==> 10-09 <==
==> flow/design.v <==
module pokey_advanced (
    input clk,               
    input enable_179mhz,     
    input reset_n,           
    input [3:0] addr,        
    input [7:0] din,         
    input we,                
    output reg audio_pwm     
);
    reg [7:0] audf [0:3];  
    reg [7:0] audc [0:3];  
    reg [7:0] audctl;      
    reg [3:0]  poly4;
    reg [4:0]  poly5;
    reg [16:0] poly17; 
    reg [15:0] counter [0:3]; 
    reg [3:0]  chan_out;    
    reg [4:0] count_64k;    
    reg [6:0] count_15k;    
    reg tick_64khz;
    reg tick_15khz;
    always @(posedge clk) begin
        tick_64khz <= 0;
        tick_15khz <= 0;
        if (!reset_n) begin
            count_64k <= 0;
            count_15k <= 0;
        end else if (enable_179mhz) begin
            if (count_64k == 27) begin  
                count_64k <= 0;
                tick_64khz <= 1;
            end else begin
                count_64k <= count_64k + 1;
            end
            if (count_15k == 113) begin  
                count_15k <= 0;
                tick_15khz <= 1;
            end else begin
                count_15k <= count_15k + 1;
            end
        end
    end
    always @(posedge clk) begin
        if (!reset_n) begin
            audctl <= 0;
            audc[0]<=0; audc[1]<=0; audc[2]<=0; audc[3]<=0;
            audf[0]<=0; audf[1]<=0; audf[2]<=0; audf[3]<=0;
        end else if (we) begin
            case (addr)
                0: audf[0] <= din;
                1: audc[0] <= din;
                2: audf[1] <= din;
                3: audc[1] <= din;
                4: audf[2] <= din;
                5: audc[2] <= din;
                6: audf[3] <= din;
                7: audc[3] <= din;
                8: audctl <= din;
            endcase
        end
    end
    wire p4_next = !(poly4[3] ^ poly4[2]);
    wire p5_next = !(poly5[4] ^ poly5[2]);
    wire p17_next = !(poly17[16] ^ poly17[4]);
    always @(posedge clk) begin
        if (!reset_n) begin
            poly4 <= 4'b1011;
            poly5 <= 5'b10101;
            poly17 <= 17'b10101010101010101;
        end else if (enable_179mhz) begin
            poly4 <= {poly4[2:0], p4_next};
            poly5 <= {poly5[3:0], p5_next};
            poly17 <= {poly17[15:0], p17_next};
        end
    end
    wire link_12 = audctl[4];
    wire link_34 = audctl[3];
    wire use_15khz = audctl[0];  
    integer i;
    reg channel_tick;  
    always @(posedge clk) begin
        if (!reset_n) begin
            counter[0] <= 0; counter[1] <= 0; counter[2] <= 0; counter[3] <= 0;
            chan_out <= 0;
        end else
        for (i=0; i<4; i=i+1) begin
            channel_tick = (use_15khz) ? tick_15khz : tick_64khz;
            if (i == 0 && audctl[6]) channel_tick = enable_179mhz;
            if (i == 2 && audctl[5]) channel_tick = enable_179mhz;
            if (channel_tick) begin
                if (!((i==1 && link_12) || (i==3 && link_34))) begin
                    if (counter[i] == 0) begin
                        if (i==0 && link_12) 
                            counter[i] <= {audf[1], audf[0]}; 
                        else if (i==2 && link_34) 
                            counter[i] <= {audf[3], audf[2]}; 
                        else 
                            counter[i] <= audf[i];
                        case (audc[i][7:5])
                            3'b000: chan_out[i] <= poly17[16] && poly5[4];  
                            3'b001: chan_out[i] <= poly5[4];                
                            3'b010: chan_out[i] <= poly17[16] && poly5[4]; 
                            3'b011: chan_out[i] <= poly5[4];               
                            3'b100: chan_out[i] <= poly17[16];              
                            3'b101: chan_out[i] <= ~chan_out[i];            
                            3'b110: chan_out[i] <= poly17[16];             
                            3'b111: chan_out[i] <= ~chan_out[i];            
                        endcase
                    end else begin
                        counter[i] <= counter[i] - 1;
                    end
                end
            end
        end
    end
    reg [5:0] mixed_audio; 
    integer k;
    always @(*) begin
        mixed_audio = 0;
        for (k=0; k<4; k=k+1) begin
            if (chan_out[k]) begin
                mixed_audio = mixed_audio + audc[k][3:0];
            end
        end
    end
    reg [5:0] pwm_counter;
    always @(posedge clk) begin
        if (!reset_n) begin
            pwm_counter <= 0;
            audio_pwm <= 0;
        end else begin
            pwm_counter <= pwm_counter + 1;
            audio_pwm <= (pwm_counter < mixed_audio);
        end
    end
endmodule
==> flow/run.sh <==
#!/bin/bash
# the make line also repeats each setting of config.mk as NAME=value (left out here)
make -C /OpenROAD-flow-scripts/flow DESIGN_CONFIG=/design/flow/config.mk WORK_HOME=/design/flow/orfs CLKGATE_MAP_FILE= finish
==> flow/config.mk <==
export PLATFORM = sky130hd
export DESIGN_NAME = pokey_advanced
export DESIGN_NICKNAME = pokey_advanced
export VERILOG_FILES = /design/flow/design.v
export SDC_FILE = /design/flow/constraint.sdc
export NUM_CORES = 4
export LEC_CHECK = 0
export ABC_AREA = 0
export CAP_MARGIN = 35
export CORE_ASPECT_RATIO = 1.27
export CORE_MARGIN = 2
export CORE_UTILIZATION = 68
export MAX_ROUTING_LAYER = met4
export MIN_ROUTING_LAYER = met1
export SLEW_MARGIN = 20
==> flow/constraint.sdc <==
create_clock -name core_clock -period 3.89 [get_ports {clk}]
set_input_delay 0.7780 -clock core_clock [delete_from_list [all_inputs] [get_ports {clk}]]
set_output_delay 0.7780 -clock core_clock [all_outputs]
set_load 0.01 [all_outputs]
==> 09-12: changes against 10-09 <==
- ABC_AREA: 0 -> default
- CAP_MARGIN: 35 -> 20
- CORE_ASPECT_RATIO: 1.27 -> default
- CORE_UTILIZATION: 68 -> 40
- MAX_ROUTING_LAYER: met4 -> default
- MIN_ROUTING_LAYER: met1 -> default
==> flow/constraint.sdc (replaced) <==
create_clock -name core_clock -period 5.2 [get_ports {clk}]
set_input_delay 1.0400 -clock core_clock [delete_from_list [all_inputs] [get_ports {clk}]]
set_output_delay 1.0400 -clock core_clock [all_outputs]
set_load 0.01 [all_outputs]
==> results <==
- 09-12 finished clean. 10-09 finished but failed the layout checks on negative setup slack.
- Between 09-12 and 10-09, the lower die area is in 10-09 (gap 67%, measured against 10-09).
- Between 10-09 and 09-12, the lower cell count is in 10-09 (gap about 7%, measured against 09-12).
- Against 10-09, the register-to-register slack of 09-12 is better by 870 ps.
- Between 10-09 and 09-12, the lower clock power is in 09-12 (gap 27%, measured against 09-12).
- Power: 10-09 is larger than 09-12 (about 30%).
- First-iteration DRC count: 10-09 is higher than 09-12 (about 45%).
- In area after synthesis, 10-09 and 09-12 do not differ.

========
==> run a: inputs <==
// pokey_advanced: RTL as listed in full above, without the edits since
export LEC_CHECK = 0
export ABC_AREA = 1
export CAP_MARGIN = 0
export CORE_ASPECT_RATIO = 1.27
export CORE_MARGIN = 2
export CORE_UTILIZATION = 72
export CTS_CLUSTER_DIAMETER = 129
export CTS_CLUSTER_SIZE = 81
export MAX_ROUTING_LAYER = met5
export MIN_ROUTING_LAYER = met1
export PLACE_DENSITY_LB_ADDON = 0.15
export SETUP_SLACK_MARGIN = 0.82
export SLEW_MARGIN = 20
export TNS_END_PERCENT = 45
create_clock -name core_clock -period 2.89 [get_ports {clk}]
run.sh (not shown) runs the stock make flow with config.mk's settings and CLKGATE_MAP_FILE=.
==> run b (differences from run a) <==
==> flow/config.mk (replaced) <==
export PLATFORM = sky130hd
export DESIGN_NAME = pokey_advanced
export DESIGN_NICKNAME = pokey_advanced
export VERILOG_FILES = /design/flow/design.v
export SDC_FILE = /design/flow/constraint.sdc
export NUM_CORES = 4
export LEC_CHECK = 0
export ABC_AREA = 1
export CAP_MARGIN = 20
export CORE_MARGIN = 2
export CORE_UTILIZATION = 72
export CTS_CLUSTER_DIAMETER = 364
export CTS_CLUSTER_SIZE = 14
export HOLD_SLACK_MARGIN = 0.29
export PLACE_DENSITY_LB_ADDON = 0.19
export SETUP_SLACK_MARGIN = 0.74
export SLEW_MARGIN = 20
==> COMMIT_EDITMSG <==
Add synthesis and place-and-route results

* Layout check fault list: negative setup slack
- Outcome: finished with violations
* Reg2Reg Setup Slack: -630 ps
- The final report lists the setup-violating endpoint count as 1.
- The final timing report gives a worst setup slack of -630 ps.
- The area growth from synthesis to layout is 13.9%.
the above is filed under run a

==> COMMIT_EDITMSG <==
Add synthesis and place-and-route results

* Outcome: finished with violations
- Layout check fault list: negative setup slack
* CTS tree: done
* Finish-stage setup viols: 1
* Kind of cell adding the most delay to the critical path: adder cells
- The final timing report gives a worst setup slack of -817 ps.
* Floorplan Utilization: 74.3%
- For the final routed database, the setup TNS stands at -817 ps.
- Reg2Reg Setup Slack: -820 ps
* Routability-driven placement congestion ratio: 0.957
- Worst Min Path Start: audf[0][4]
- Growth of design area from synthesis to finish: 14.7%
the above is filed under run b

Power and IR drop assume default switching activity.
